### flow/run.sh
#!/bin/bash
# the make line also repeats each setting of config.mk as NAME=value (left out here)
make -C /OpenROAD-flow-scripts/flow DESIGN_CONFIG=/design/flow/config.mk WORK_HOME=/design/flow/orfs CLKGATE_MAP_FILE= finish
### flow/config.mk
export PLATFORM = sky130hd
export DESIGN_NAME = cpu
export DESIGN_NICKNAME = cpu
export VERILOG_FILES = /design/flow/design.v
export SDC_FILE = /design/flow/constraint.sdc
export NUM_CORES = 4
export LEC_CHECK = 0
export CAP_MARGIN = 40
export CORE_MARGIN = 8
export CORE_UTILIZATION = 31
export CTS_CLUSTER_DIAMETER = 181
export HOLD_SLACK_MARGIN = 0.24
export MIN_ROUTING_LAYER = met2
export SLEW_MARGIN = 20
### flow/constraint.sdc
create_clock -name core_clock -period 10.0 [get_ports {clk}]
set_input_delay 2.0000 -clock core_clock [delete_from_list [all_inputs] [get_ports {clk}]]
set_output_delay 2.0000 -clock core_clock [all_outputs]
set_load 0.01 [all_outputs]
### flow/design.v
module shifter(in, shift, out);
  input [15:0] in;
  input [1:0] shift;
  output reg [15:0] out;
  always @(*) begin
    case(shift)
      2'b00: out = in;   
      2'b01: out = in << 1;   
      2'b10: out = in >> 1;   
      2'b11: out = {in[15], in[15:1]};   
      default: out = {16{1'bx}};    
    endcase
  end
endmodule
module ALU(ain, bin, alu_op, out, status);
  input [15:0] ain, bin;
  input [1:0] alu_op;
  output [15:0] out;
  output [2:0] status;
  ALU_result result(ain, bin, alu_op, out);  
  ALU_status result_status(ain, bin, out, status);  
endmodule
module ALU_result(ain, bin, alu_op, out);
  input [15:0] ain, bin;
  input [1:0] alu_op;
  output reg [15:0] out;
  always @(*) begin
    case(alu_op)
      2'b00: out = ain + bin;   
      2'b01: out = ain - bin;   
      2'b10: out = ain & bin;   
      2'b11: out = ~bin;        
      default: out = {16{1'bx}};   
    endcase
  end
endmodule
module ALU_status(ain, bin, alu_result, status);
  input [15:0] ain, bin, alu_result;
  output [2:0] status;
  assign status = {ain[15] & bin[15] & ~alu_result[15],   
                   alu_result[15],         
                   alu_result == 16'b0};   
endmodule
module Load_enabled_register(clk, load, in, out);
  parameter width = 16;  
  input clk, load;
  input [width-1:0] in;
  output [width-1:0] out; 
  reg [width-1:0] out;  
  wire[width-1:0] next_out = load ? in : out;
  always @(posedge clk) begin
    out <= next_out;   
  end
endmodule
module Decoder(in, out);
  parameter in_width = 3;
  parameter out_width = 8;
  input [in_width-1:0] in;
  output [out_width-1:0] out;
  wire [out_width-1:0] out = 1 << in; 
endmodule
module MUX_2in_binary(in1, in0, select, out);
  parameter width = 16;   
  input [width-1:0] in1, in0;
  input select;
  output reg [width-1:0] out;
  always @(*) begin
    case(select)
      1'b0: out = in0;
      1'b1: out = in1;
      default: out = {width{1'bx}};   
    endcase
  end
endmodule
module MUX_4in_binary(in3, in2, in1, in0, select, out);
  parameter width = 16;   
  input [width-1:0] in3, in2, in1, in0;
  input [1:0] select;
  output reg [width-1:0] out;
  always @(*) begin
    case(select)
      2'b00: out = in0;
      2'b01: out = in1;
      2'b10: out = in2;
      2'b11: out = in3;
      default: out = {width{1'bx}};   
    endcase
  end
endmodule
module MUX_8in(in7, in6, in5, in4, in3, in2, in1, in0, select, out);
  parameter width = 16;  
  input [width-1:0] in7, in6, in5, in4, in3, in2, in1, in0;
  input [7:0] select;
  output reg [width-1:0] out;
  always @(*) begin
    case(select)
      8'b00000001: out = in0;
      8'b00000010: out = in1;
      8'b00000100: out = in2;
      8'b00001000: out = in3;
      8'b00010000: out = in4;
      8'b00100000: out = in5;
      8'b01000000: out = in6;
      8'b10000000: out = in7;
      default: out = {width{1'bx}};  
    endcase
  end
endmodule
module Register_file(clk, data_in, write, writenum, readnum, data_out);
  input clk, write;   
  input [2:0] writenum, readnum;   
  input [15:0] data_in;  
  output [15:0] data_out;  
  wire [7:0] decoded_writenum;
  Decoder #(3, 8) decoder_write(writenum, decoded_writenum);
  wire [15:0] R0, R1, R2, R3, R4, R5, R6, R7; 
  Load_enabled_register #(16) R0_reg(clk, write & decoded_writenum[0], data_in, R0);
  Load_enabled_register #(16) R1_reg(clk, write & decoded_writenum[1], data_in, R1);
  Load_enabled_register #(16) R2_reg(clk, write & decoded_writenum[2], data_in, R2);
  Load_enabled_register #(16) R3_reg(clk, write & decoded_writenum[3], data_in, R3);
  Load_enabled_register #(16) R4_reg(clk, write & decoded_writenum[4], data_in, R4);
  Load_enabled_register #(16) R5_reg(clk, write & decoded_writenum[5], data_in, R5);
  Load_enabled_register #(16) R6_reg(clk, write & decoded_writenum[6], data_in, R6);
  Load_enabled_register #(16) R7_reg(clk, write & decoded_writenum[7], data_in, R7);
  wire [7:0] decoded_readnum;
  Decoder #(3, 8) decoder_read(readnum, decoded_readnum);
  MUX_8in #(16) output_multiplexer(R7, R6, R5, R4, R3, R2, R1, R0, decoded_readnum, data_out);
endmodule
module datapath(clk,  
                readnum, vsel, loada, loadb,   
                shift, asel, bsel, ALUop, loadc, loads, sximm5,  
                writenum, write, sximm8, mdata, PC,  
                status, datapath_out  
              );
   input clk, write, asel, bsel, loada, loadb, loadc, loads;
   input [2:0] readnum, writenum;
   input [1:0] ALUop, shift, vsel;
   input [15:0] mdata, sximm8, sximm5;
   input [7:0] PC;
   output [2:0] status;
   output [15:0] datapath_out;  
   wire [15:0] reg_data_in;   
   wire [15:0] reg_data_out;
   Register_file REGFILE(clk, reg_data_in, write, writenum, readnum, reg_data_out);
   wire [15:0] pipeline_reg_A_out, pipeline_reg_B_out;
   Load_enabled_register #(16) pipeline_reg_A(clk, loada, reg_data_out, pipeline_reg_A_out);
   Load_enabled_register #(16) pipeline_reg_B(clk, loadb, reg_data_out, pipeline_reg_B_out);
   wire [15:0] pipeline_reg_B_out_shifted;
   shifter shift_reg_B(pipeline_reg_B_out, shift, pipeline_reg_B_out_shifted);
   wire [15:0] source_operand_A_out, source_operand_B_out;
   MUX_2in_binary source_operand_A(16'b0, pipeline_reg_A_out, asel, source_operand_A_out);
   MUX_2in_binary source_operand_B(sximm5, pipeline_reg_B_out_shifted, bsel, source_operand_B_out);
   wire [15:0] alu_out;
   wire[2:0] alu_status;
   ALU alu_block(source_operand_A_out, source_operand_B_out, ALUop, alu_out, alu_status);
   Load_enabled_register #(3) status_register(clk, loads, alu_status, status);
   Load_enabled_register #(16) pipeline_reg_C(clk, loadc, alu_out, datapath_out);
   MUX_4in_binary writeback_mux(mdata, sximm8, {8'b0, PC}, datapath_out, vsel, reg_data_in);
endmodule
module vDFF(clk,D,Q);
  parameter n=1;
  input clk;
  input [n-1:0] D;
  output [n-1:0] Q;
  reg [n-1:0] Q;
  always @(posedge clk)
    Q <= D;
endmodule
module cpu(clk,reset,s,load,in,out,N,V,Z,w);
  input clk, reset, s, load;
  input [15:0] in;
  output [15:0] out;
  output N, V, Z, w;
  wire [15:0] inst_reg_out;
  Load_enabled_register #(16) instruction_register(clk, load, in, inst_reg_out);
  wire [2:0] nsel, opcode, readnum, writenum;
  wire [1:0] op, ALUop, shift;
  wire [15:0] sximm5, sximm8;
  Inst_dec instruction_decoder(inst_reg_out, nsel, opcode, op, ALUop, sximm5, sximm8, shift, readnum, writenum);
  wire [1:0] vsel;
  wire loada, loadb, asel, bsel, loadc, loads, write; 
  Controller datapath_controller(clk, s, reset, opcode, op, w, loada, loadb, loadc, loads, asel, bsel, vsel, nsel, write);
  datapath DP(.clk(clk),  
                .readnum(readnum), .vsel(vsel), .loada(loada), .loadb(loadb),   
                .shift(shift), .asel(asel), .bsel(bsel), .ALUop(ALUop), .loadc(loadc), .loads(loads), .sximm5(sximm5),  
                .writenum(writenum), .write(write), .sximm8(sximm8), .mdata(16'b0), .PC(8'b0),  
                .status({V, N, Z}), .datapath_out(out)  
              );
endmodule
module Inst_dec(inst_reg, nsel, opcode, op, ALUop, sximm5, sximm8, shift, readnum, writenum);
  input [15:0] inst_reg;
  input [2:0] nsel;
  output [2:0] opcode, readnum, writenum;
  output [1:0] op, ALUop, shift;
  output [15:0] sximm5, sximm8;
  assign opcode = inst_reg[15:13];
  assign op = inst_reg[12:11];
  assign ALUop = op;  
  assign sximm5 = { {11{inst_reg[4]}}, inst_reg[4:0] };   
  assign sximm8 = { {8{inst_reg[7]}}, inst_reg[7:0] };    
  assign shift = inst_reg[4:3];
  assign readnum = (nsel == 3'b001) ? inst_reg[10:8]   
                 : (nsel == 3'b010) ? inst_reg[7:5]    
                 : (nsel == 3'b100) ? inst_reg[2:0]    
                 : 3'bxxx;
  assign writenum = readnum;
endmodule
module Controller(clk, s, reset, opcode, op, w, loada, loadb, loadc, loads, asel, bsel, vsel, nsel, write);
  input clk, s, reset;
  input [2:0] opcode;
  input [1:0] op;
  output w, loada, loadb, loadc, loads, asel, bsel, write;
  output [2:0] nsel;
  output [1:0] vsel;
  wire [2:0] present_state, next_state;
  wire [2:0] next_state_reset = reset ? 3'b000 : next_state;
  reg [15:0] next;
  vDFF #(3) clk_state(clk, next_state_reset, present_state);
  always @(*) begin
    casex({s, opcode, op, present_state})
      {6'b0xxxxx, 3'b000}: next = {3'b000, 13'b1000000000000};   
      {6'b1xxxxx, 3'b000}: next = {3'b001, 13'b1000000000000};  
      {6'bx11010, 3'b001}: next = {3'b101, 13'b0};  
      {6'bx10101, 3'b001}, {6'bx101x0, 3'b001}: next = {3'b010, 13'b0};  
      {6'bx11000, 3'b001}, {6'bx10111, 3'b001}: next = {3'b011, 13'b0};  
      {6'bxxxxxx, 3'b010}: next = {3'b011, 13'b0100000000010};  
      {6'bxxxxxx, 3'b011}: next = {3'b100, 13'b0010000001000};  
      {6'bx11000, 3'b100}: next = {3'b101, 13'b0001010000000};  
      {6'bx10111, 3'b100}, {6'bx101x0, 3'b100}: next = {3'b101, 13'b0001000000000};  
      {6'bx10101, 3'b100}: next = {3'b000, 13'b0000100000000};  
      {6'bx11010, 3'b101}: next = {3'b000, 13'b0000000100011};  
      {6'bxxxxxx, 3'b101}: next = {3'b000, 13'b0000000000101};  
      default: next = {16{1'bx}};
   endcase
  end
  assign {next_state, w, loada, loadb, loadc, loads, asel, bsel, vsel, nsel, write} = next;
endmodule
==> results of run 1 <==
layout make-up:
type / count / area [sq um]
Fill cell: 2992 / 20180
Sequential cell: 198 / 5916
Multi-Input combinational cell: 539 / 3821
Timing Repair Buffer: 64 / 608.1
Tap cell: 402 / 503.0
Clock buffer: 19 / 432.9
Clock inverter: 13 / 122.6
Inverter: 13 / 48.80
per-layer routing:
| layer | wire length, um | vias to the layer above | part of all wire | global-route usage |
|---|---|---|---|---|
| li1 | - | 3083 | - | - |
| met1 | 0 | 3112 | 0 | - |
| met2 | 12940 | 2465 | 0.54 | 0.2336 |
| met3 | 9690 | 221 | 0.40 | 0.2466 |
| met4 | 1398 | 2 | 0.058 | 0.03032 |
| met5 | 63 | - | 0.0026 | 0.03831 |
through the flow:
step | total power [mW] | util | hold slack [ns] | cell area (sq um)
after floorplan | 1.222 | - | 0.5428 | 9985
after global placement | 1.310 | 0.3421 | 0.5752 | 10820
after detailed placement | 1.315 | 0.3435 | 0.5837 | 10870
after CTS | 1.959 | 0.3610 | 0.6055 | 11420
after global routing | 2.045 | 0.3620 | 0.6385 | 11450
final | 1.968 | 0.3620 | 0.6069 | 11450
==> flow_summary_export.csv, run 1 <==
group,metric,value,unit
run_status,outcome,"no timing/DRC/antenna violations",
worst_setup_path,crit_path_max_incr_delay,0.62,ns
yosys,synthCells,794,
timing,tns,0,ns
global_routing,gr-total-overflow,0,
hold_path,hp-start,"DP.REGFILE.R0_reg.out[11]",
cts,htree_levels,4,
yosys,top_cell_area_share,0.5865,
timing,min_period_over_period,0.5272,
detailed_routing,via_count,8883,
cts,post_cts_resized,0,
worst_setup_path,cp-end-kind,"register",
worst_setup_path,cp_max_fo,38,
timing,fmax,0.1897,GHz
yosys,ys_sh_adder,0.02180,
placed_design,port_buffers,39,
yosys,async_flop_share,0,
placed_design,dp.final_hpwl,16.23,mm
worst_setup_path,slowest_stage,"or3_4",
worst_setup_path,crit_chain,"buf_4, nand4bb_1, or3_4, nand2_1, ha_1, inv_1, fa_1, a21o_1, maj3_1, a22oi_1, nor4b_1, nor3_2, o2111ai_1, a2111oi_0, nand4bb_1, nor4b_2",
layout,final_nets,869,
cts,clock_latency,0.44,ns
cts,cts_tree,"yes",
worst_setup_path,crit_cells,16,
detailed_routing,drt_iter0_markers,1604,
placed_design,placed_cells,1214,
timing,setup_slack,4.728,ns
worst_setup_path,r2r_start,"instruction_register.out[11]",
pwr,intPower,1.428,mW
layout,final_cells,1248,
pwr,ir_drop,0.1218,mV
yosys,ys_area,9985,sq um
yosys,aoi_share,0.1219,
yosys,simple_gate_share,0.1337,
pwr,power_frac_comb,0.184,
yosys,largest_area_cell,"edfxtp_1",
yosys,ys_seq_share,0.5925,
worst_setup_path,r2r_slack,4.73,ns
cts,clock_sinks,198,
detailed_routing,wire_per_inst,19.30,um
pwr,seq_power_share,0.483,
worst_setup_path,critPathRequiredTime,10.28,ns
timing,worst_pin_slew,0.8689,ns
hold_path,hold-path-endpoint,"DP.pipeline_reg_B.out[11]",
cts,root_buffer,"clkbuf_16",
die,rows,65,
layout,area_growth,14.70,%
worst_setup_path,endpoint,"DP.status_register.out[0]",
yosys,edf_count,195,
global_routing,gr-usage-all-layers,0.1890,
pwr,p_per_area,171.8,nW/um^2
die,dieHeight,195.5,um
worst_setup_path,cp-start-kind,"register",
cts,cts.clk_slew.worst_paths,0.07,ns
yosys,xor_share,0.02895,
timing,period_minus_slack,5.272,ns
global_routing,grt_pass1_vias,9494,
pwr,clkPwrFrac,0.333,
pwr,powerComb,0.362,mW
placed_design,gp_congestion,0.8358,
worst_setup_path,rr_worst_depth,16,
worst_setup_path,worst-setup-path-type,"reg -> reg",
global_routing,grt_pass1_wl,37.26,mm
pwr,switching_share,0.2743,
yosys,avgSynthCellArea,12.58,sq um
worst_setup_path,arrival,5.55,ns
pwr,power_leader,"sequential cells",
job,maxCapViolations,0,
die,io_pins,40,
yosys,top_cells_by_count,"195 x edfxtp_1, 105 x nand2_1, 52 x nor2_1",
detailed_routing,dr.pass1.iters,44,
die,die_w,195.5,um
yosys,yosys_warnings,9,
detailed_routing,antenna-diode-count,0,
hold_path,min_path_type,"reg -> reg",
die,initCoreUtil,0.3156,
worst_setup_path,worst_path_dominant_cell_family,"simple AND/OR/NAND/NOR gates",
timing,maxSlewViolCount,0,
placed_design,post-place-ws,4.316,ns
worst_setup_path,critPathMostFrequentCell,"nand4bb_1",
yosys,numSynthFlops,198,
pwr,leakage,3.994,nW
pwr,power_clock,0.655,mW
detailed_routing,viasPerCell,7.118,
yosys,topCellsByArea,"edfxtp_1 59%, nand2_1 3.9%, mux4_2 3.6%, mux2i_1 3.4%, a21oi_1 2.0%",
yosys,ys_cells,794,
job,warning_count,28,
pwr,p_seq,0.951,mW
yosys,ys_sh_mux,0.07469,
pwr,p_switching,0.5398,mW
yosys,syn_area,9985,sq um
global_routing,antenna_found_initial,0,
timing,hold_viol,0,
cts,cts_buffers,17,
yosys,flop_cell,"edfxtp_1",
yosys,yosysUniqueCellTypes,89,
detailed_routing,drcViolationCount,0,
timing,worst_slew_margin_rel,0.4163,
yosys,most_common_cell,"edfxtp_1",
global_routing,grt_max_degree,46,
detailed_routing,wirelength,24.09,mm
worst_setup_path,crit_buf_inv,2,
die,core_area,31640,sq um
yosys,topCombFamilyByArea,"simple AND/OR/NAND/NOR gates",
die,die_area,38210,sq um
detailed_routing,postRouteAntennaNets,0,
timing,setup_viol,0,
timing,clock_skew,0.009809,ns
worst_setup_path,r2r-end,"DP.status_register.out[0]",
hold_path,hold_path_depth,1,
cts,cts_setup_buffers,0,
cts,hold_buffers,0,
cts,cts_buffer_depth,2,
timing,rsz0062_at_grt,"false",
yosys,syn_nets,830,
worst_setup_path,setup.worst_path.start,"instruction_register.out[11]",
==> run 2, diff against run 1 <==
- CAP_MARGIN: 40 -> 20
- CORE_MARGIN: 8 -> 2
- CORE_UTILIZATION: 31 -> 40
- CTS_CLUSTER_DIAMETER: 181 -> unset
- HOLD_SLACK_MARGIN: 0.24 -> unset
- MIN_ROUTING_LAYER: met2 -> unset
- SETUP_SLACK_MARGIN: unset -> 0.89
- clock period: 10.0 -> 5.73 ns (I/O delays scaled with it)
==> flow_summary_export.csv, run 2 <==
group,metric,value,unit
pwr,powerComb,0.622,mW
die,io_pins,40,
timing,min_period_over_period,0.7902,
cts,htree_levels,4,
hold_path,hp-start,"DP.REGFILE.R0_reg.out[3]",
yosys,top_cells_by_count,"195 x edfxtp_1, 105 x nand2_1, 52 x nor2_1",
hold_path,hold_path_depth,1,
detailed_routing,wirelength,23.17,mm
worst_setup_path,setup.worst_path.start,"datapath_controller.clk_state.Q[0]",
worst_setup_path,crit_path_max_incr_delay,0.51,ns
worst_setup_path,worst_path_dominant_cell_family,"simple AND/OR/NAND/NOR gates",
placed_design,port_buffers,39,
pwr,p_seq,1.66,mW
cts,clock_latency,0.43,ns
yosys,topCellsByArea,"edfxtp_1 59%, nand2_1 3.9%, mux4_2 3.6%, mux2i_1 3.4%, a21oi_1 2.0%",
die,dieHeight,162.0,um
yosys,synthCells,794,
worst_setup_path,endpoint,"DP.status_register.out[0]",
timing,worst_slew_margin_rel,0.3464,
cts,root_buffer,"clkbuf_16",
global_routing,gr-usage-all-layers,0.1798,
pwr,power_clock,1.11,mW
layout,area_growth,14.45,%
worst_setup_path,rr_worst_depth,15,
cts,cts_tree,"yes",
yosys,ys_seq_share,0.5925,
yosys,ys_cells,794,
yosys,simple_gate_share,0.1337,
global_routing,grt_max_degree,38,
worst_setup_path,r2r-end,"DP.status_register.out[0]",
yosys,aoi_share,0.1219,
yosys,ys_sh_adder,0.02180,
cts,cts.clk_slew.worst_paths,0.07,ns
yosys,ys_area,9985,sq um
pwr,switching_share,0.2750,
hold_path,min_path_type,"reg -> reg",
die,rows,57,
pwr,p_switching,0.9338,mW
yosys,async_flop_share,0,
timing,fmax,0.2208,GHz
pwr,power_leader,"sequential cells",
placed_design,placed_cells,1142,
worst_setup_path,crit_chain,"or3b_4, or3_4, nand2_1, ha_1, inv_1, fa_1, a21o_1, maj3_1, a22oi_2, nor4b_1, nor3_2, o2111ai_1, a2111oi_1, nand4bb_1, nor4b_2",
detailed_routing,postRouteAntennaNets,0,
global_routing,grt_pass1_wl,36.03,mm
pwr,power_frac_comb,0.183,
pwr,ir_drop,0.2057,mV
yosys,most_common_cell,"edfxtp_1",
global_routing,grt_pass1_vias,6265,
pwr,seq_power_share,0.490,
yosys,top_cell_area_share,0.5865,
yosys,edf_count,195,
job,warning_count,29,
die,core_area,24390,sq um
timing,setup_viol,0,
yosys,syn_area,9985,sq um
worst_setup_path,r2r_start,"datapath_controller.clk_state.Q[0]",
global_routing,gr-total-overflow,0,
pwr,p_per_area,297.2,nW/um^2
worst_setup_path,r2r_slack,1.20,ns
detailed_routing,dr.pass1.iters,5,
detailed_routing,antenna-diode-count,0,
yosys,yosysUniqueCellTypes,89,
worst_setup_path,worst-setup-path-type,"reg -> reg",
worst_setup_path,cp-start-kind,"register",
layout,final-comb-area,3847,sq um
yosys,syn_nets,830,
worst_setup_path,cp_max_fo,22,
timing,hold_viol,0,
worst_setup_path,crit_cells,15,
layout,fillCellCount,2153,
run_status,outcome,"no timing/DRC/antenna violations",
worst_setup_path,slowest_stage,"or3_4",
yosys,flop_cell,"edfxtp_1",
layout,final_cells,1178,
layout,final_nets,877,
die,initCoreUtil,0.4094,
yosys,ys_sh_mux,0.07469,
cts,clock_sinks,198,
worst_setup_path,arrival,4.78,ns
placed_design,gp_congestion,0.7977,
timing,rsz0062_at_grt,"true",
hold_path,hold-path-endpoint,"DP.pipeline_reg_B.out[3]",
pwr,leakage,4.032,nW
detailed_routing,drcViolationCount,0,
yosys,topCombFamilyByArea,"simple AND/OR/NAND/NOR gates",
job,maxCapViolations,0,
cts,cts_buffers,17,
worst_setup_path,critPathRequiredTime,5.99,ns
detailed_routing,viasPerCell,5.532,
placed_design,dp.final_hpwl,16.36,mm
timing,clock_skew,0.009711,ns
yosys,xor_share,0.02895,
layout,seq_area,5917,sq um
timing,tns,0,ns
pwr,clkPwrFrac,0.327,
yosys,avgSynthCellArea,12.58,sq um
timing,period_minus_slack,4.528,ns
detailed_routing,drt_iter0_markers,407,
worst_setup_path,crit_buf_inv,1,
timing,maxSlewViolCount,0,
yosys,largest_area_cell,"edfxtp_1",
yosys,yosys_warnings,9,
die,die_w,162.0,um
worst_setup_path,cp-end-kind,"register",
global_routing,antenna_found_initial,0,
timing,worst_pin_slew,0.9804,ns
yosys,numSynthFlops,198,
cts,cts_buffer_depth,2,
die,die_area,26240,sq um
pwr,intPower,2.462,mW
detailed_routing,via_count,6517,
detailed_routing,wire_per_inst,19.67,um
==> run 2: area by class of cell <==
cell class	instances	area share
clock buffers	18	0.03756
inverters	13	0.004270
repair buffers	72	0.05803
multi-input cells	539	0.3367
well taps	324	0.03548
clock inverters	14	0.01018
flip-flops and latches	198	0.5178
==> run 2: what timing repair did <==
item	CTS	global route
resized	0	6
hold endpoints to repair	0	0
hold buffers	0	0
endpoints found under the setup margin	0	3
buffers inserted	0	4
==> run 2: through the flow <==
stage	hold slack [ns]	power (mW)	setup slack (ns)	utilization	area [sq um]
finish	0.6280	3.396	1.202	0.4685	11430
global route	0.6547	3.537	0.8780	0.4685	11430
CTS	0.6243	3.411	1.048	0.4656	11360
detailed placement	0.6047	2.302	0.9303	0.4433	10810
global placement	0.5913	2.298	1.045	0.4433	10810
floorplan	0.5428	2.133	1.038	-	9985
==> run 2: layer usage <==
metal,vias to the layer above,wire length (um),track usage,part of all wire
met4,0,319,0.04706,0.014
met1,3242,10780,0.2487,0.47
li1,3127,-,-,-
met2,120,11370,0.2981,0.49
met5,-,0,0,0
met3,28,694,0.02758,0.030
==> run 3, diff against run 2 <==
- ABC_AREA: unset -> 0
- CORE_ASPECT_RATIO: unset -> 1.9
- CORE_UTILIZATION: 40 -> 66
- CTS_CLUSTER_DIAMETER: unset -> 348
- CTS_CLUSTER_SIZE: unset -> 99
- GPL_TIMING_DRIVEN: unset -> 0
- MIN_ROUTING_LAYER: unset -> met1
- SETUP_SLACK_MARGIN: 0.89 -> unset
- TNS_END_PERCENT: unset -> 10
- clock period: 5.73 -> 9.03 ns (I/O delays scaled with it)
==> flow_summary_export.csv, run 3 <==
group,metric,value,unit
detailed_routing,antenna-diode-count,0,
cts,hold_buffers,0,
yosys,synthCells,794,
yosys,xor_share,0.02895,
worst_setup_path,cp_max_fo,10,
cts,cts_setup_buffers,0,
global_routing,gr-total-overflow,0,
timing,fmax,0.1738,GHz
cts,cts_buffer_depth,2,
yosys,ys_cells,794,
timing,setup_viol,0,
worst_setup_path,slowest_stage,"nor4_2",
yosys,topCombFamilyByArea,"simple AND/OR/NAND/NOR gates",
worst_setup_path,endpoint,"DP.REGFILE.R2_reg.out[15]",
worst_setup_path,arrival,5.90,ns
placed_design,dp.final_hpwl,18.48,mm
global_routing,grt_max_degree,18,
cts,cts_tree,"yes",
cts,cts.clk_slew.worst_paths,0.07,ns
yosys,most_common_cell,"edfxtp_1",
pwr,power_frac_comb,0.185,
yosys,numSynthFlops,198,
detailed_routing,viasPerCell,6.584,
worst_setup_path,crit_buf_inv,5,
placed_design,gp_congestion,0.9705,
yosys,syn_nets,830,
die,die_area,16180,sq um
hold_path,hold-path-endpoint,"DP.pipeline_reg_B.out[11]",
timing,period_minus_slack,5.754,ns
pwr,p_seq,1.05,mW
layout,final_nets,897,
yosys,simple_gate_share,0.1337,
worst_setup_path,worst_path_dominant_cell_family,"buffers and inverters",
global_routing,antenna_found_initial,0,
yosys,top_cells_by_count,"195 x edfxtp_1, 105 x nand2_1, 52 x nor2_1",
yosys,flop_cell,"edfxtp_1",
yosys,largest_area_cell,"edfxtp_1",
pwr,p_switching,0.5920,mW
worst_setup_path,cp-start-kind,"input pin",
die,initCoreUtil,0.6669,
global_routing,gr-usage-met2,0.5929,
die,dieHeight,173.5,um
cts,cts_buffers,17,
pwr,power_clock,0.759,mW
layout,area_growth,13.51,%
cts,post_cts_resized,0,
global_routing,met3_usage,0.04565,
yosys,yosysUniqueCellTypes,89,
detailed_routing,drcViolationCount,0,
pwr,seq_power_share,0.474,
detailed_routing,drt_iter0_markers,629,
timing,min_period_over_period,0.6372,
yosys,yosys_warnings,9,
placed_design,port_buffers,39,
yosys,ys_area,9985,sq um
worst_setup_path,r2r-end,"DP.status_register.out[0]",
timing,rsz0062_at_grt,"false",
worst_setup_path,crit_path_max_incr_delay,0.65,ns
pwr,power_leader,"sequential cells",
hold_path,min_path_type,"reg -> reg",
cts,root_buffer,"clkbuf_16",
worst_setup_path,worst-setup-path-type,"in -> reg",
worst_setup_path,critPathMostFrequentCell,"buf_6",
pwr,clkPwrFrac,0.341,
yosys,aoi_share,0.1219,
timing,clock_skew,0.01553,ns
worst_setup_path,r2r_start,"instruction_register.out[11]",
global_routing,busiest_layer,"met2",
pwr,leakage,4.031,nW
yosys,async_flop_share,0,
worst_setup_path,crit_chain,"clkdlybuf4s50_1, o221a_2, o2111ai_1, nor4_2, mux2i_1, o21a_1, clkbuf_1, buf_2, o21ai_0, nor3_2, buf_6, buf_6",
job,warning_count,30,
yosys,ys_seq_share,0.5925,
timing,worst_pin_slew,1.028,ns
cts,clock_latency,0.44,ns
hold_path,hp-start,"DP.REGFILE.R0_reg.out[11]",
die,io_pins,40,
global_routing,grt_pass1_vias,7161,
yosys,syn_area,9985,sq um
yosys,top_cell_area_share,0.5865,
placed_design,place_area,10740,sq um
yosys,ys_sh_adder,0.02180,
cts,htree_levels,4,
detailed_routing,wirelength,25.47,mm
pwr,switching_share,0.2660,
pwr,powerComb,0.412,mW
hold_path,hold_path_depth,1,
pwr,p_per_area,196.4,nW/um^2
run_status,outcome,"no timing/DRC/antenna violations",
global_routing,gr-usage-all-layers,0.3319,
global_routing,met1_usage,0.3708,
global_routing,grt_pass1_wl,39.63,mm
worst_setup_path,rr_worst_depth,18,
layout,final_area,11330,sq um
detailed_routing,wire_per_inst,23.89,um
worst_setup_path,crit_cells,12,
detailed_routing,via_count,7019,
yosys,avgSynthCellArea,12.58,sq um
cts,clock_sinks,198,
yosys,ys_sh_mux,0.07469,
detailed_routing,postRouteAntennaNets,0,
worst_setup_path,critPathRequiredTime,9.18,ns
die,die_w,93.23,um
yosys,edf_count,195,
die,core_area,14970,sq um
detailed_routing,dr.pass1.iters,8,
timing,tns,0,ns
die,rows,62,
timing,maxSlewViolCount,0,
worst_setup_path,cp-end-kind,"register",
timing,worst_slew_margin_rel,0.3099,
pwr,intPower,1.634,mW
job,maxCapViolations,0,
pwr,ir_drop,0.1967,mV
timing,hold_viol,0,
yosys,topCellsByArea,"edfxtp_1 59%, nand2_1 3.9%, mux4_2 3.6%, mux2i_1 3.4%, a21oi_1 2.0%",
worst_setup_path,setup.worst_path.start,"s",
worst_setup_path,r2r_slack,3.55,ns
run 3: layer usage:
layer  vias up  wire (um)
met1      3412       8723
met3        89       1411
li1       3166          -
met2       352      13930
met4         0       1399
met5         -          0
run 3: cell type report:
class,instances,area (sq um)
Sequential cell,198,5916
Multi-Input combinational cell,539,3835
Fill cell,975,3638
Timing Repair Buffer,48,489.2
Clock buffer,19,432.9
Tap cell,192,240.2
Buffer,44,215.2
Clock inverter,13,156.4
Inverter,13,48.80
run 3: through the flow:
step                      hold slack (ns)  std cells  worst slack (ns)  total power, mW    util
after floorplan                    0.5428        794             3.819            1.353       -
after global placement             0.5697       1025             1.535            1.455  0.7090
after detailed placement           0.5657       1034             2.865            1.471  0.7173
after CTS                          0.5795       1066             3.268            2.219  0.7566
after global routing               0.6109       1066             3.123            2.290  0.7570
final                              0.5808       1066             3.276            2.226  0.7570
==> run 4, diff against run 3 <==
- ABC_AREA: 0 -> 1
- CORE_ASPECT_RATIO: 1.9 -> unset
- CORE_UTILIZATION: 66 -> 72
- CTS_CLUSTER_DIAMETER: 348 -> unset
- CTS_CLUSTER_SIZE: 99 -> 93
- GPL_TIMING_DRIVEN: 0 -> unset
- MIN_ROUTING_LAYER: met1 -> unset
- TNS_END_PERCENT: 10 -> 20
- clock period: 9.03 -> 5.48 ns (I/O delays scaled with it)
==> flow_summary_export.csv, run 4 <==
group,metric,value,unit
job,warning_count,30,
worst_setup_path,setup.worst_path.start,"instruction_register.out[12]",
detailed_routing,dr.pass1.iters,8,
yosys,flop_cell,"edfxtp_1",
yosys,xor_share,0.006081,
hold_path,hold-path-endpoint,"DP.pipeline_reg_B.out[13]",
yosys,topCombFamilyByArea,"simple AND/OR/NAND/NOR gates",
worst_setup_path,cp_max_fo,22,
pwr,p_per_area,322.1,nW/um^2
placed_design,placed_cells,1245,
yosys,most_common_cell,"nand2_1",
yosys,ys_sh_mux,0,
worst_setup_path,r2r_slack,0.82,ns
placed_design,port_buffers,39,
pwr,switching_share,0.3021,
timing,period_minus_slack,4.660,ns
yosys,aoi_share,0.06689,
worst_setup_path,r2r-end,"DP.pipeline_reg_B.out[5]",
timing,rsz0062_at_grt,"false",
worst_setup_path,r2r_start,"instruction_register.out[12]",
hold_path,hp-start,"DP.REGFILE.R0_reg.out[13]",
worst_setup_path,arrival,4.83,ns
detailed_routing,antenna-diode-count,0,
die,core_area,13770,sq um
cts,cts_buffer_depth,2,
cts,cts.clk_slew.worst_paths,0.08,ns
timing,hold_viol,0,
yosys,simple_gate_share,0.2370,
yosys,ys_seq_share,0.5867,
detailed_routing,wire_per_inst,20.10,um
cts,post_cts_resized,0,
yosys,syn_area,10080,sq um
worst_setup_path,cp-start-kind,"register",
yosys,ys_cells,1037,
timing,tns,0,ns
die,io_pins,40,
detailed_routing,postRouteAntennaNets,0,
worst_setup_path,cp-end-kind,"register",
global_routing,grt_pass1_wl,39.14,mm
pwr,clkPwrFrac,0.338,
cts,hold_buffers,0,
hold_path,min_path_type,"reg -> reg",
placed_design,gp_congestion,1.005,
die,rows,43,
yosys,largest_area_cell,"edfxtp_1",
pwr,seq_power_share,0.485,
yosys,ys_area,10080,sq um
cts,htree_levels,4,
placed_design,dp.final_hpwl,18.02,mm
yosys,top_cell_area_share,0.5808,
job,maxCapViolations,0,
worst_setup_path,rr_worst_depth,14,
worst_setup_path,crit_chain,"inv_2, nand4_1, inv_2, nand4_1, o21ai_2, inv_2, nand3_2, o211ai_2, o21ai_2, inv_2, nand3_2, o22ai_1, nor2_1, nand3_1",
yosys,numSynthFlops,198,
global_routing,grt_max_degree,38,
hold_path,hold_path_depth,2,
global_routing,gr-total-overflow,0,
yosys,ys_sh_adder,0.02060,
pwr,p_switching,1.096,mW
worst_setup_path,worst-setup-path-type,"reg -> reg",
yosys,syn_nets,1073,
yosys,yosys_warnings,9,
run_status,outcome,"no timing/DRC/antenna violations",
yosys,topCellsByArea,"edfxtp_1 58%, nand2_1 7.3%, inv_1 5.8%, nor2_1 4.0%, nand3_1 3.9%",
die,dieHeight,122.3,um
pwr,power_frac_comb,0.177,
timing,min_period_over_period,0.8504,
cts,clock_sinks,198,
detailed_routing,via_count,7859,
timing,clock_skew,0.01293,ns
detailed_routing,drcViolationCount,0,
timing,fmax,0.2146,GHz
cts,root_buffer,"clkbuf_16",
pwr,power_leader,"sequential cells",
global_routing,grt_pass1_vias,7160,
timing,maxSlewViolCount,0,
worst_setup_path,critPathMostFrequentCell,"inv_2",
timing,worst_slew_margin_rel,0.2580,
cts,clock_latency,0.44,ns
pwr,intPower,2.532,mW
pwr,leakage,4.761,nW
layout,area_growth,11.70,%
worst_setup_path,crit_path_max_incr_delay,0.62,ns
worst_setup_path,worst_path_dominant_cell_family,"simple AND/OR/NAND/NOR gates",
detailed_routing,wirelength,25.67,mm
global_routing,gr-usage-all-layers,0.3553,
worst_setup_path,crit_buf_inv,4,
die,initCoreUtil,0.7320,
pwr,powerComb,0.643,mW
cts,cts_buffers,17,
detailed_routing,drt_iter0_markers,1281,
die,die_w,122.3,um
layout,final_nets,1120,
die,die_area,14970,sq um
worst_setup_path,crit_cells,14,
detailed_routing,viasPerCell,6.154,
layout,final_cells,1277,
timing,worst_pin_slew,1.113,ns
yosys,top_cells_by_count,"197 x nand2_1, 195 x edfxtp_1, 155 x inv_1",
yosys,avgSynthCellArea,9.722,sq um
yosys,edf_count,195,
cts,cts_setup_buffers,0,
worst_setup_path,endpoint,"DP.pipeline_reg_B.out[5]",
cts,cts_tree,"yes",
pwr,p_seq,1.76,mW
timing,setup_viol,0,
pwr,power_clock,1.23,mW
worst_setup_path,slowest_stage,"o21ai_2",
global_routing,antenna_found_initial,0,
worst_setup_path,critPathRequiredTime,5.65,ns
yosys,synthCells,1037,
yosys,async_flop_share,0,
pwr,ir_drop,0.3442,mV
yosys,yosysUniqueCellTypes,47,
[run 4: through the flow]
step,util,setup slack (ns),hold slack [ns],cell area (sq um),power [mW]
6_report,0.8177,0.8197,0.5794,11260,3.627
2_1_floorplan,-,0.9957,0.5292,10080,2.247
4_1_cts,0.8177,0.9661,0.5784,11260,3.605
5_1_grt,0.8177,0.5592,0.6028,11260,3.737
3_3_place_gp,0.7759,1.165,0.5391,10690,2.388
3_5_place_dp,0.7759,1.031,0.5570,10690,2.409
[run 4: area by class of cell]
| class | instances | area [sq um] |
|---|---|---|
| Clock inverter | 13 | 142.6 |
| Inverter | 179 | 679.4 |
| Fill cell | 811 | 2511 |
| Clock buffer | 19 | 432.9 |
| Multi-Input combinational cell | 633 | 3356 |
| Tap cell | 180 | 225.2 |
| Sequential cell | 198 | 5916 |
| Timing Repair Buffer | 55 | 510.5 |
[run 4: layer usage]
metal  wire length [um]  vias to the layer above  track usage
met5                  0                        -            0
met4                860                        0       0.1293
met3               2546                       76      0.06320
met2              12360                      517       0.5847
met1               9906                     3662       0.4802
li1                   -                     3604            -
==> run 5, diff against run 4 <==
- ABC_AREA: 1 -> 0
- CORE_UTILIZATION: 72 -> 67
- CTS_CLUSTER_SIZE: 93 -> 15
- GPL_TIMING_DRIVEN: unset -> 1
- MIN_ROUTING_LAYER: unset -> met1
- PLACE_DENSITY_LB_ADDON: unset -> 0.07
- SETUP_SLACK_MARGIN: unset -> -0.36
- SLEW_MARGIN: 20 -> 35
- TNS_END_PERCENT: 20 -> 25
- clock period: 5.48 -> 3.58 ns (I/O delays scaled with it)
==> flow_summary_export.csv, run 5 <==
group,metric,value,unit
run_status,outcome,"complete, but fails checks",
run_status,check.faults,"negative setup slack",
timing,rsz0062_at_grt,"true",
yosys,ys_area,9985,sq um
yosys,xor_share,0.02895,
worst_setup_path,endpoint,"DP.status_register.out[0]",
worst_setup_path,crit_chain,"or3b_4, or3_4, nand2_2, ha_1, inv_1, fa_2, a21o_1, maj3_2, a22oi_2, nor4b_2, nor3_2, o2111ai_2, a2111oi_4, nand4bb_1, nor4b_2",
yosys,simple_gate_share,0.1337,
yosys,flop_cell,"edfxtp_1",
pwr,p_per_area,473.7,nW/um^2
hold_path,hold-path-endpoint,"DP.pipeline_reg_B.out[11]",
worst_setup_path,worst_path_dominant_cell_family,"simple AND/OR/NAND/NOR gates",
layout,fillCellCount,675,
timing,setup_slack,-0.4436,ns
yosys,ys_sh_adder,0.02180,
cts,cts.clk_slew.worst_paths,0.08,ns
pwr,p_seq,2.66,mW
placed_design,gp_congestion,0.8573,
yosys,syn_nets,830,
cts,htree_levels,4,
worst_setup_path,setup.worst_path.start,"datapath_controller.clk_state.Q[0]",
worst_setup_path,rr_worst_depth,15,
timing,fmax,0.2485,GHz
die,die_area,15890,sq um
global_routing,gr-total-overflow,0,
worst_setup_path,r2r-end,"DP.status_register.out[0]",
cts,clock_latency,0.44,ns
pwr,clkPwrFrac,0.317,
worst_setup_path,crit_cells,15,
detailed_routing,wire_per_inst,23.34,um
hold_path,min_path_type,"reg -> reg",
yosys,top_cell_area_share,0.5865,
detailed_routing,dr.pass1.iters,5,
global_routing,grt_max_degree,38,
yosys,ys_cells,794,
yosys,ys_sh_mux,0.07469,
cts,cts_buffer_depth,2,
cts,clock_sinks,198,
cts,cts_tree,"yes",
hold_path,hold_path_depth,1,
die,core_area,14530,sq um
timing,setup_viol,170,
placed_design,port_buffers,39,
yosys,yosysUniqueCellTypes,89,
yosys,avgSynthCellArea,12.58,sq um
yosys,top_cells_by_count,"195 x edfxtp_1, 105 x nand2_1, 52 x nor2_1",
pwr,p_total,5.904,mW
global_routing,grt_pass1_vias,7265,
timing,min_period_over_period,1.124,
yosys,largest_area_cell,"edfxtp_1",
timing,worst_slew_margin_rel,0.3953,
yosys,aoi_share,0.1219,
worst_setup_path,r2r_start,"datapath_controller.clk_state.Q[0]",
job,maxCapViolations,0,
timing,period_minus_slack,4.024,ns
worst_setup_path,slowest_stage,"or3b_4",
pwr,ir_drop,0.4279,mV
global_routing,gr-usage-all-layers,0.3309,
detailed_routing,via_count,7531,
pwr,power_leader,"sequential cells",
job,warning_count,31,
worst_setup_path,critPathRequiredTime,3.85,ns
pwr,intPower,4.201,mW
pwr,switching_share,0.2884,
worst_setup_path,cp_max_fo,4,
yosys,yosys_warnings,9,
worst_setup_path,arrival,4.30,ns
placed_design,dp.final_hpwl,17.52,mm
pwr,power_frac_comb,0.232,
global_routing,antenna_found_initial,0,
hold_path,hp-start,"DP.REGFILE.R0_reg.out[11]",
yosys,edf_count,195,
worst_setup_path,r2r_slack,-0.44,ns
timing,maxSlewViolCount,0,
pwr,p_switching,1.703,mW
yosys,topCellsByArea,"edfxtp_1 59%, nand2_1 3.9%, mux4_2 3.6%, mux2i_1 3.4%, a21oi_1 2.0%",
worst_setup_path,cp-end-kind,"register",
timing,clock_skew,0.01587,ns
pwr,powerComb,1.37,mW
die,io_pins,40,
pwr,seq_power_share,0.451,
cts,cts_buffers,17,
yosys,topCombFamilyByArea,"simple AND/OR/NAND/NOR gates",
cts,root_buffer,"clkbuf_16",
die,rows,44,
timing,hold_viol,0,
die,initCoreUtil,0.6870,
worst_setup_path,cp-start-kind,"register",
yosys,most_common_cell,"edfxtp_1",
die,dieHeight,126.1,um
die,die_w,126.1,um
layout,final_nets,987,
worst_setup_path,crit_path_max_incr_delay,0.39,ns
worst_setup_path,crit_buf_inv,1,
detailed_routing,drcViolationCount,0,
yosys,synthCells,794,
detailed_routing,wirelength,26.78,mm
worst_setup_path,worst-setup-path-type,"reg -> reg",
worst_setup_path,critPathMostFrequentCell,"nor4b_2",
pwr,power_clock,1.87,mW
detailed_routing,viasPerCell,6.566,
detailed_routing,drt_iter0_markers,845,
timing,worst_pin_slew,0.9049,ns
yosys,numSynthFlops,198,
global_routing,grt_pass1_wl,39.92,mm
yosys,ys_seq_share,0.5925,
detailed_routing,antenna-diode-count,0,
yosys,syn_area,9985,sq um
detailed_routing,postRouteAntennaNets,0,
layout,area_growth,24.81,%
placed_design,post-place-ws,-0.6118,ns
pwr,leakage,4.673,nW
yosys,async_flop_share,0,
-- run 5: area by class of cell --
class | instances | area (sq um) | share of cell area
Clock buffer | 17 | 425.4 | 0.03414
Clock inverter | 14 | 155.1 | 0.01245
Inverter | 13 | 48.80 | 0.003916
Multi-Input combinational cell | 539 | 4059 | 0.3257
Sequential cell | 198 | 5918 | 0.4749
Tap cell | 184 | 230.2 | 0.01847
Timing Repair Buffer | 182 | 1625 | 0.1304
-- run 5: routing by layer --
metal  part of all wire  routed length (um)  vias to the layer above  global-route usage
li1                   -                   -                     3340                   -
met1               0.39               10430                     3682              0.4442
met2               0.50               13500                      432              0.5541
met3              0.073                1956                       77             0.05013
met4              0.033                 889                        0              0.1254
met5                  0                   0                        -                   0
-- run 5: what timing repair did --
action | in CTS | in global routing
hold buffers | 0 | 0
endpoints found under the hold margin | 0 | 0
endpoints found under the setup margin | 4 | 33
cloned | 0 | 1
pin swaps | 0 | 24
gates resized | 7 | 56
buffers inserted | 0 | 17
-- run 5: metrics by stage --
stage	instance area, sq um	util	hold slack, ns	cells	TNS [ns]
6_report	12460	0.8574	0.6681	1147	-18.32
5_1_grt	12460	0.8574	0.6785	1147	-43.17
4_1_cts	12060	0.8296	0.6639	1131	-10.58
3_5_place_dp	11460	0.7884	0.6217	1100	-6.598
3_3_place_gp	11460	0.7884	0.6084	1100	-2.399
2_1_floorplan	9991	-	0.5428	794	-37.15
==> run 6, diff against run 5 <==
- ABC_AREA: 0 -> unset
- CORE_UTILIZATION: 67 -> 68
- CTS_CLUSTER_DIAMETER: unset -> 397
- CTS_CLUSTER_SIZE: 15 -> 19
- GPL_TIMING_DRIVEN: 1 -> unset
- MIN_ROUTING_LAYER: met1 -> unset
- PLACE_DENSITY_LB_ADDON: 0.07 -> unset
- SETUP_SLACK_MARGIN: -0.36 -> -0.33
- SLEW_MARGIN: 35 -> 20
- TNS_END_PERCENT: 25 -> unset
- clock period: 3.58 -> 3.37 ns (I/O delays scaled with it)
==> flow_summary_export.csv, run 6 <==
group,metric,value,unit
run_status,outcome,"complete, but fails checks",
run_status,check.faults,"negative setup slack",
die,core_area,14420,sq um
timing,hold_viol,0,
yosys,ys_cells,794,
global_routing,grt_pass1_wl,47.07,mm
worst_setup_path,crit_cells,16,
cts,clock_sinks,198,
pwr,power_frac_comb,0.261,
detailed_routing,via_count,8826,
die,initCoreUtil,0.6922,
detailed_routing,dr.pass1.iters,12,
die,dieHeight,125.2,um
timing,worst_pin_slew,1.164,ns
detailed_routing,antenna-diode-count,0,
yosys,largest_area_cell,"edfxtp_1",
cts,clock_latency,0.47,ns
worst_setup_path,crit_chain,"or3b_4, or3_4, and2_4, ha_1, nor2b_4, o21ai_2, nand2b_1, o21bai_1, o221ai_2, o31ai_4, buf_4, xor2_1, a21oi_1, a2111oi_2, nand4bb_1, nor4b_2",
timing,worst_slew_margin_rel,0.2155,
worst_setup_path,slowest_stage,"or3b_4",
detailed_routing,viasPerCell,7.454,
cts,htree_levels,4,
hold_path,hold-path-endpoint,"DP.pipeline_reg_A.out[11]",
pwr,p_seq,2.84,mW
timing,setup_slack,-0.6261,ns
cts,cts_tree,"yes",
yosys,syn_nets,830,
yosys,ys_seq_share,0.5925,
worst_setup_path,r2r_slack,-0.63,ns
yosys,aoi_share,0.1219,
pwr,switching_share,0.3115,
yosys,top_cell_area_share,0.5865,
pwr,ir_drop,0.4354,mV
global_routing,grt_pass1_vias,8120,
timing,tns,-36.21,ns
yosys,ys_area,9985,sq um
yosys,top_cells_by_count,"195 x edfxtp_1, 105 x nand2_1, 52 x nor2_1",
worst_setup_path,crit_path_max_incr_delay,0.39,ns
yosys,async_flop_share,0,
detailed_routing,wire_per_inst,30.84,um
hold_path,hold_path_depth,1,
cts,root_buffer,"clkbuf_16",
detailed_routing,drt_iter0_markers,1826,
layout,final_nets,1023,
pwr,power_leader,"sequential cells",
worst_setup_path,r2r-end,"DP.status_register.out[0]",
yosys,xor_share,0.02895,
yosys,most_common_cell,"edfxtp_1",
timing,clock_skew,0.02457,ns
die,die_w,125.2,um
cts,cts.clk_slew.worst_paths,0.08,ns
die,io_pins,40,
pwr,clkPwrFrac,0.315,
cts,hold_buffers,0,
pwr,p_switching,2.088,mW
worst_setup_path,cp_max_fo,4,
global_routing,grt_max_degree,37,
timing,setup_viol,174,
job,maxCapViolations,0,
placed_design,gp_congestion,0.9365,
worst_setup_path,r2r_start,"datapath_controller.clk_state.Q[0]",
cts,cts_buffer_depth,2,
placed_design,dp.final_hpwl,18.52,mm
pwr,leakage,4.901,nW
job,warning_count,33,
pwr,p_per_area,514.2,nW/um^2
worst_setup_path,cp-start-kind,"register",
worst_setup_path,rr_worst_depth,16,
yosys,ys_sh_adder,0.02180,
timing,fmax,0.2502,GHz
worst_setup_path,crit_buf_inv,1,
detailed_routing,postRouteAntennaNets,0,
global_routing,antenna_found_initial,0,
hold_path,hp-start,"DP.REGFILE.R0_reg.out[11]",
global_routing,gr-total-overflow,0,
worst_setup_path,endpoint,"DP.status_register.out[0]",
yosys,numSynthFlops,198,
yosys,avgSynthCellArea,12.58,sq um
yosys,topCellsByArea,"edfxtp_1 59%, nand2_1 3.9%, mux4_2 3.6%, mux2i_1 3.4%, a21oi_1 2.0%",
worst_setup_path,critPathRequiredTime,3.65,ns
placed_design,post-place-ws,-0.6390,ns
timing,min_period_over_period,1.186,
yosys,topCombFamilyByArea,"simple AND/OR/NAND/NOR gates",
pwr,power_clock,2.11,mW
die,die_area,15670,sq um
timing,hold_ws,0.6457,ns
worst_setup_path,cp-end-kind,"register",
placed_design,port_buffers,39,
yosys,synthCells,794,
global_routing,gr-usage-all-layers,0.4011,
yosys,yosys_warnings,9,
cts,cts_buffers,17,
pwr,intPower,4.616,mW
worst_setup_path,arrival,4.28,ns
die,rows,44,
yosys,syn_area,9985,sq um
yosys,simple_gate_share,0.1337,
pwr,seq_power_share,0.423,
yosys,edf_count,195,
layout,area_growth,30.59,%
hold_path,min_path_type,"reg -> reg",
yosys,flop_cell,"edfxtp_1",
detailed_routing,drcViolationCount,0,
layout,fillCellCount,471,
timing,rsz0062_at_grt,"true",
timing,maxSlewViolCount,0,
worst_setup_path,setup.worst_path.start,"datapath_controller.clk_state.Q[0]",
detailed_routing,wirelength,36.52,mm
timing,period_minus_slack,3.996,ns
yosys,yosysUniqueCellTypes,89,
worst_setup_path,worst_path_dominant_cell_family,"simple AND/OR/NAND/NOR gates",
worst_setup_path,worst-setup-path-type,"reg -> reg",
yosys,ys_sh_mux,0.07469,
pwr,powerComb,1.75,mW
run 6: layout make-up:
type                    count  area, sq um  area share
repair buffers            218         1952      0.1497
well taps                 184        230.2     0.01766
flip-flops and latches    198         5917      0.4538
multi-input cells         539         4317      0.3311
clock buffers              19        432.9     0.03320
clock inverters            13        141.4     0.01084
inverters                  13        48.80    0.003742
run 6: through the flow:
stage          power [mW]    util  area (sq um)  cells
3_3_place_gp        4.159  0.8237         11880   1134
3_5_place_dp        4.220  0.8237         11880   1134
2_1_floorplan       3.667       -         10180    794
5_1_grt             6.760  0.9040         13040   1184
4_1_cts             6.282  0.8733         12600   1171
6_report            6.705  0.9040         13040   1184
run 6: what timing repair did:
action,in CTS,in global routing
setup buffers,4,17
gates cloned,1,0
gates resized,22,67
pin swaps,19,18
endpoints found under the setup margin,20,138
run 6: layer usage:
layer,vias up,global-route usage,part of all wire
met1,4084,0.5033,0.31
met2,1044,0.6717,0.47
li1,3416,-,-
met4,0,0.1928,0.079
met3,282,0.08601,0.14
met5,-,0,0
==> run 7, diff against run 6 <==
- CORE_UTILIZATION: 68 -> 64
- CTS_CLUSTER_DIAMETER: 397 -> 204
- CTS_CLUSTER_SIZE: 19 -> 32
- GPL_ROUTABILITY_DRIVEN: unset -> 0
- GPL_TIMING_DRIVEN: unset -> 1
- MAX_ROUTING_LAYER: unset -> met5
- MIN_ROUTING_LAYER: unset -> met2
- PLACE_DENSITY_LB_ADDON: unset -> 0.06
- SETUP_SLACK_MARGIN: -0.33 -> 1.99
- SLEW_MARGIN: 20 -> 40
- clock period: 3.37 -> 9.06 ns (I/O delays scaled with it)
==> flow_summary_export.csv, run 7 <==
group,metric,value,unit
cts,cts_tree,"yes",
timing,worst_slew_margin_rel,0.4836,
yosys,avgSynthCellArea,12.58,sq um
pwr,ir_drop,0.1756,mV
pwr,switching_share,0.2836,
timing,setup_viol,0,
worst_setup_path,crit_cells,9,
yosys,ys_sh_adder,0.02180,
cts,htree_levels,4,
hold_path,hold-path-endpoint,"DP.pipeline_reg_A.out[11]",
worst_setup_path,r2r_slack,3.98,ns
yosys,ys_sh_mux,0.07469,
worst_setup_path,worst-setup-path-type,"in -> reg",
detailed_routing,wire_per_inst,22.44,um
yosys,ys_area,9985,sq um
placed_design,dp.final_hpwl,15.25,mm
detailed_routing,postRouteAntennaNets,0,
detailed_routing,antenna-diode-count,0,
yosys,synthCells,794,
yosys,xor_share,0.02895,
detailed_routing,wirelength,23.04,mm
timing,period_minus_slack,5.220,ns
global_routing,grt_pass1_wl,35.86,mm
worst_setup_path,r2r-end,"DP.status_register.out[0]",
layout,fin_util,0.7342,
timing,clock_skew,0.009657,ns
detailed_routing,drcViolationCount,1,
pwr,leakage,3.969,nW
pwr,p_total,2.208,mW
run_status,check.faults,"design-rule violations",
global_routing,gr-usage-all-layers,0.4182,
pwr,power_frac_comb,0.180,
timing,maxSlewViolCount,0,
job,maxCapViolations,0,
worst_setup_path,worst_path_dominant_cell_family,"AND-OR/OR-AND gates",
die,core_area,15200,sq um
cts,post_cts_resized,0,
worst_setup_path,slowest_stage,"nor2_1",
placed_design,place_area,10560,sq um
yosys,aoi_share,0.1219,
die,die_w,128.9,um
yosys,numSynthFlops,198,
worst_setup_path,cp-end-kind,"register",
timing,rsz0062_at_grt,"false",
global_routing,grt_max_degree,46,
cts,clock_sinks,198,
timing,worst_pin_slew,0.7704,ns
layout,final_nets,862,
worst_setup_path,r2r_start,"instruction_register.out[11]",
yosys,top_cells_by_count,"195 x edfxtp_1, 105 x nand2_1, 52 x nor2_1",
cts,cts.clk_slew.worst_paths,0.07,ns
yosys,yosysUniqueCellTypes,89,
pwr,power_leader,"sequential cells",
cts,cts_setup_buffers,0,
pwr,p_per_area,197.8,nW/um^2
worst_setup_path,endpoint,"DP.REGFILE.R0_reg.out[12]",
yosys,topCombFamilyByArea,"simple AND/OR/NAND/NOR gates",
detailed_routing,drt_iter0_markers,2104,
timing,fmax,0.1916,GHz
detailed_routing,via_count,9028,
yosys,syn_area,9985,sq um
global_routing,gr-total-overflow,0,
die,io_pins,40,
yosys,topCellsByArea,"edfxtp_1 59%, nand2_1 3.9%, mux4_2 3.6%, mux2i_1 3.4%, a21oi_1 2.0%",
yosys,simple_gate_share,0.1337,
pwr,p_seq,1.05,mW
pwr,power_clock,0.759,mW
worst_setup_path,crit_path_max_incr_delay,0.62,ns
global_routing,grt_pass1_vias,9775,
die,initCoreUtil,0.6568,
pwr,clkPwrFrac,0.344,
pwr,powerComb,0.398,mW
pwr,intPower,1.582,mW
hold_path,min_path_type,"reg -> reg",
cts,cts_buffer_depth,2,
timing,tns,0,ns
timing,hold_viol,0,
timing,hold_ws,0.6588,ns
worst_setup_path,critPathRequiredTime,9.20,ns
layout,final_area,11160,sq um
yosys,ys_cells,794,
pwr,p_switching,0.6261,mW
global_routing,antenna_found_initial,0,
worst_setup_path,cp_max_fo,29,
worst_setup_path,rr_worst_depth,16,
yosys,most_common_cell,"edfxtp_1",
layout,area_growth,11.78,%
cts,root_buffer,"clkbuf_16",
yosys,top_cell_area_share,0.5865,
cts,clock_latency,0.44,ns
hold_path,hp-start,"DP.REGFILE.R0_reg.out[11]",
cts,cts_buffers,17,
placed_design,port_buffers,39,
worst_setup_path,crit_buf_inv,2,
yosys,edf_count,195,
hold_path,hold_path_depth,1,
worst_setup_path,crit_chain,"clkdlybuf4s50_1, o221a_2, o2111ai_1, nor4_4, mux2i_1, o21a_2, o21ai_0, nor2_1, buf_4",
worst_setup_path,arrival,5.36,ns
detailed_routing,dr.pass1.iters,52,
yosys,yosys_warnings,9,
die,die_area,16620,sq um
yosys,async_flop_share,0,
die,dieHeight,128.9,um
pwr,seq_power_share,0.476,
job,warning_count,28,
detailed_routing,viasPerCell,8.791,
worst_setup_path,setup.worst_path.start,"s",
worst_setup_path,cp-start-kind,"input pin",
run_status,outcome,"complete, but fails checks",
die,rows,45,
timing,min_period_over_period,0.5761,
cts,hold_buffers,0,
yosys,syn_nets,830,
yosys,largest_area_cell,"edfxtp_1",
yosys,ys_seq_share,0.5925,
yosys,flop_cell,"edfxtp_1",
==> run 7: routing by layer <==
layer,share of wire,track usage,vias up
li1,-,-,3074
met1,0,-,3096
met2,0.51,0.5067,2518
met3,0.39,0.5455,328
met4,0.092,0.1023,12
met5,0.0092,0.1353,-
==> run 7: layout make-up <==
| class | instances | area (sq um) |
|---|---|---|
| flip-flops and latches | 198 | 5916 |
| fillers | 985 | 4041 |
| multi-input cells | 539 | 3841 |
| repair buffers | 57 | 529.3 |
| clock buffers | 17 | 425.4 |
| well taps | 188 | 235.2 |
| clock inverters | 15 | 165.2 |
| inverters | 13 | 48.80 |
==> run 7: metrics by stage <==
step,setup WS (ns),std cells
4_1_cts,3.786,1027
3_5_place_dp,3.336,995
2_1_floorplan,3.843,794
5_1_grt,3.563,1027
3_3_place_gp,3.143,994
6_report,3.840,1027
==> run 8, diff against run 7 <==
- CAP_MARGIN: 20 -> 0
- CORE_UTILIZATION: 64 -> 72
- CTS_CLUSTER_DIAMETER: 204 -> 30
- CTS_CLUSTER_SIZE: 32 -> 19
- GPL_ROUTABILITY_DRIVEN: 0 -> unset
- GPL_TIMING_DRIVEN: 1 -> unset
- MAX_ROUTING_LAYER: met5 -> unset
- MIN_ROUTING_LAYER: met2 -> unset
- PLACE_DENSITY_LB_ADDON: 0.06 -> 0.15
- SETUP_SLACK_MARGIN: 1.99 -> 1.12
- SLEW_MARGIN: 40 -> 20
- clock period: 9.06 -> 3.91 ns (I/O delays scaled with it)
==> flow_summary_export.csv, run 8 <==
group,metric,value,unit
run_status,outcome,"did not finish",
run_status,stop_stage,"clock tree synthesis (4_1_cts)",
run_status,error,"[ERROR DPL-0033] detailed placement checks failed during check placement.",
yosys,avgSynthCellArea,12.58,sq um
yosys,edf_count,195,
die,die_area,14830,sq um
yosys,top_cells_by_count,"195 x edfxtp_1, 105 x nand2_1, 52 x nor2_1",
yosys,yosysUniqueCellTypes,89,
yosys,ys_seq_share,0.5925,
yosys,aoi_share,0.1219,
yosys,largest_area_cell,"edfxtp_1",
yosys,xor_share,0.02895,
yosys,ys_cells,794,
yosys,simple_gate_share,0.1337,
yosys,ys_sh_adder,0.02180,
yosys,topCellsByArea,"edfxtp_1 59%, nand2_1 3.9%, mux4_2 3.6%, mux2i_1 3.4%, a21oi_1 2.0%",
yosys,flop_cell,"edfxtp_1",
placed_design,placed_cells,1048,
placed_design,post-place-ws,-0.2348,ns
yosys,yosys_warnings,9,
placed_design,place_area,11190,sq um
yosys,syn_nets,830,
yosys,syn_area,9985,sq um
die,io_pins,40,
yosys,ys_sh_mux,0.07469,
placed_design,gp_congestion,0.8763,
yosys,most_common_cell,"edfxtp_1",
placed_design,port_buffers,39,
yosys,top_cell_area_share,0.5865,
die,core_area,13720,sq um
die,initCoreUtil,0.7278,
yosys,synthCells,794,
placed_design,dp.final_hpwl,17.16,mm
yosys,async_flop_share,0,
die,dieHeight,121.8,um
yosys,topCombFamilyByArea,"simple AND/OR/NAND/NOR gates",
die,rows,43,
die,die_w,121.8,um
yosys,numSynthFlops,198,
yosys,ys_area,9985,sq um
==> run 9, diff against run 8 <==
- ABC_AREA: unset -> 1
- CAP_MARGIN: 0 -> 20
- CORE_UTILIZATION: 72 -> 70
- CTS_CLUSTER_DIAMETER: 30 -> 360
- CTS_CLUSTER_SIZE: 19 -> 15
- GPL_TIMING_DRIVEN: unset -> 1
- HOLD_SLACK_MARGIN: unset -> -0.1
- MIN_ROUTING_LAYER: unset -> met1
- PLACE_DENSITY_LB_ADDON: 0.15 -> 0.04
- SETUP_SLACK_MARGIN: 1.12 -> 2.69
- clock period: 3.91 -> 9.11 ns (I/O delays scaled with it)
==> flow_summary_export.csv, run 9 <==
group,metric,value,unit
detailed_routing,drt_iter0_markers,1225,
cts,cts.clk_slew.worst_paths,0.07,ns
die,dieHeight,124.0,um
worst_setup_path,worst-setup-path-type,"in -> reg",
layout,fillCellCount,879,
yosys,flop_cell,"edfxtp_1",
worst_setup_path,critPathRequiredTime,9.26,ns
yosys,syn_area,10080,sq um
job,maxCapViolations,0,
pwr,p_per_area,194.9,nW/um^2
run_status,outcome,"no timing/DRC/antenna violations",
yosys,xor_share,0.006081,
pwr,intPower,1.565,mW
pwr,power_leader,"sequential cells",
die,die_area,15380,sq um
hold_path,hp-start,"DP.REGFILE.R0_reg.out[15]",
hold_path,min_path_type,"reg -> reg",
placed_design,gp_congestion,0.9227,
pwr,p_switching,0.6255,mW
yosys,most_common_cell,"nand2_1",
pwr,power_clock,0.744,mW
cts,root_buffer,"clkbuf_16",
worst_setup_path,slowest_stage,"nor2_1",
yosys,topCombFamilyByArea,"simple AND/OR/NAND/NOR gates",
yosys,ys_sh_adder,0.02060,
worst_setup_path,rr_worst_depth,14,
worst_setup_path,r2r_slack,4.05,ns
yosys,largest_area_cell,"edfxtp_1",
pwr,leakage,4.739,nW
yosys,aoi_share,0.06689,
yosys,ys_seq_share,0.5867,
die,rows,43,
yosys,top_cells_by_count,"197 x nand2_1, 195 x edfxtp_1, 155 x inv_1",
timing,fmax,0.1959,GHz
worst_setup_path,arrival,5.25,ns
die,core_area,13990,sq um
worst_setup_path,cp-start-kind,"input pin",
yosys,avgSynthCellArea,9.722,sq um
layout,final_nets,1116,
die,die_w,124.0,um
pwr,clkPwrFrac,0.340,
job,warning_count,28,
cts,clock_sinks,198,
hold_path,hold-path-endpoint,"DP.pipeline_reg_A.out[15]",
yosys,topCellsByArea,"edfxtp_1 58%, nand2_1 7.3%, inv_1 5.8%, nor2_1 4.0%, nand3_1 3.9%",
pwr,power_frac_comb,0.177,
detailed_routing,antenna-diode-count,0,
global_routing,grt_pass1_vias,7185,
layout,fin_util,0.8036,
timing,worst_pin_slew,1.067,ns
global_routing,grt_pass1_wl,38.90,mm
yosys,ys_cells,1037,
pwr,p_seq,1.06,mW
detailed_routing,viasPerCell,6.174,
timing,period_minus_slack,5.105,ns
die,initCoreUtil,0.7208,
layout,area_growth,11.49,%
detailed_routing,wirelength,25.48,mm
worst_setup_path,crit_path_max_incr_delay,0.64,ns
yosys,top_cell_area_share,0.5808,
yosys,syn_nets,1073,
timing,setup_viol,0,
yosys,simple_gate_share,0.2370,
cts,htree_levels,4,
worst_setup_path,crit_chain,"clkdlybuf4s50_1, o31ai_1, nor4_4, nand3_2, o211ai_2, o21ai_2, buf_4, inv_2, nand3_2, nor2_1, buf_4",
worst_setup_path,setup.worst_path.start,"s",
worst_setup_path,crit_buf_inv,4,
layout,final-comb-area,3363,sq um
yosys,edf_count,195,
worst_setup_path,crit_cells,11,
pwr,seq_power_share,0.483,
timing,tns,0,ns
yosys,numSynthFlops,198,
worst_setup_path,r2r_start,"instruction_register.out[12]",
pwr,switching_share,0.2855,
detailed_routing,drcViolationCount,0,
placed_design,dp.final_hpwl,18.16,mm
worst_setup_path,r2r-end,"DP.REGFILE.R6_reg.out[14]",
global_routing,gr-total-overflow,0,
die,io_pins,40,
detailed_routing,via_count,7859,
layout,seq_area,5916,sq um
pwr,ir_drop,0.1582,mV
yosys,synthCells,1037,
detailed_routing,postRouteAntennaNets,0,
cts,clock_latency,0.44,ns
worst_setup_path,endpoint,"DP.REGFILE.R6_reg.out[14]",
yosys,ys_area,10080,sq um
worst_setup_path,worst_path_dominant_cell_family,"simple AND/OR/NAND/NOR gates",
worst_setup_path,cp_max_fo,22,
timing,rsz0062_at_grt,"false",
yosys,yosysUniqueCellTypes,47,
timing,maxSlewViolCount,0,
worst_setup_path,cp-end-kind,"register",
pwr,powerComb,0.389,mW
detailed_routing,dr.pass1.iters,6,
global_routing,antenna_found_initial,0,
cts,hold_buffers,0,
timing,worst_slew_margin_rel,0.2841,
yosys,ys_sh_mux,0,
cts,cts_setup_buffers,0,
yosys,async_flop_share,0,
timing,min_period_over_period,0.5604,
yosys,yosys_warnings,9,
global_routing,grt_max_degree,38,
placed_design,port_buffers,39,
cts,cts_buffer_depth,2,
cts,post_cts_resized,0,
hold_path,hold_path_depth,2,
detailed_routing,wire_per_inst,20.02,um
cts,cts_buffers,17,
global_routing,gr-usage-all-layers,0.3533,
timing,hold_viol,0,
cts,cts_tree,"yes",
timing,clock_skew,0.01168,ns
-- run 9: per-stage QoR --
step	area, sq um	cells	power, mW	setup WS [ns]	hold WS (ns)
floorplan	10080	1037	1.352	4.019	0.5292
global placement	10650	1240	1.441	3.539	0.5404
detailed placement	10660	1241	1.452	3.562	0.5451
CTS	11240	1273	2.180	3.923	0.5600
global route	11240	1273	2.263	3.732	0.5954
finish	11240	1273	2.191	4.005	0.5654
-- run 9: routing by layer --
metal	share of wire	GRT usage	vias to the layer above
met5	0	0	-
met4	0.030	0.1468	0
met3	0.11	0.08745	71
met2	0.47	0.5436	524
met1	0.38	0.4867	3661
li1	-	-	3603
-- run 9: final cells by class --
| class | instances | share of cell area |
|---|---|---|
| clock buffer | 19 | 0.03851 |
| tap | 180 | 0.02004 |
| inverter | 179 | 0.06044 |
| multi-input combinational | 633 | 0.2992 |
| clock inverter | 13 | 0.01280 |
| sequential | 198 | 0.5263 |
| timing repair buffer | 51 | 0.04274 |
No activity file was given, so power comes from the tool's default toggle rates.
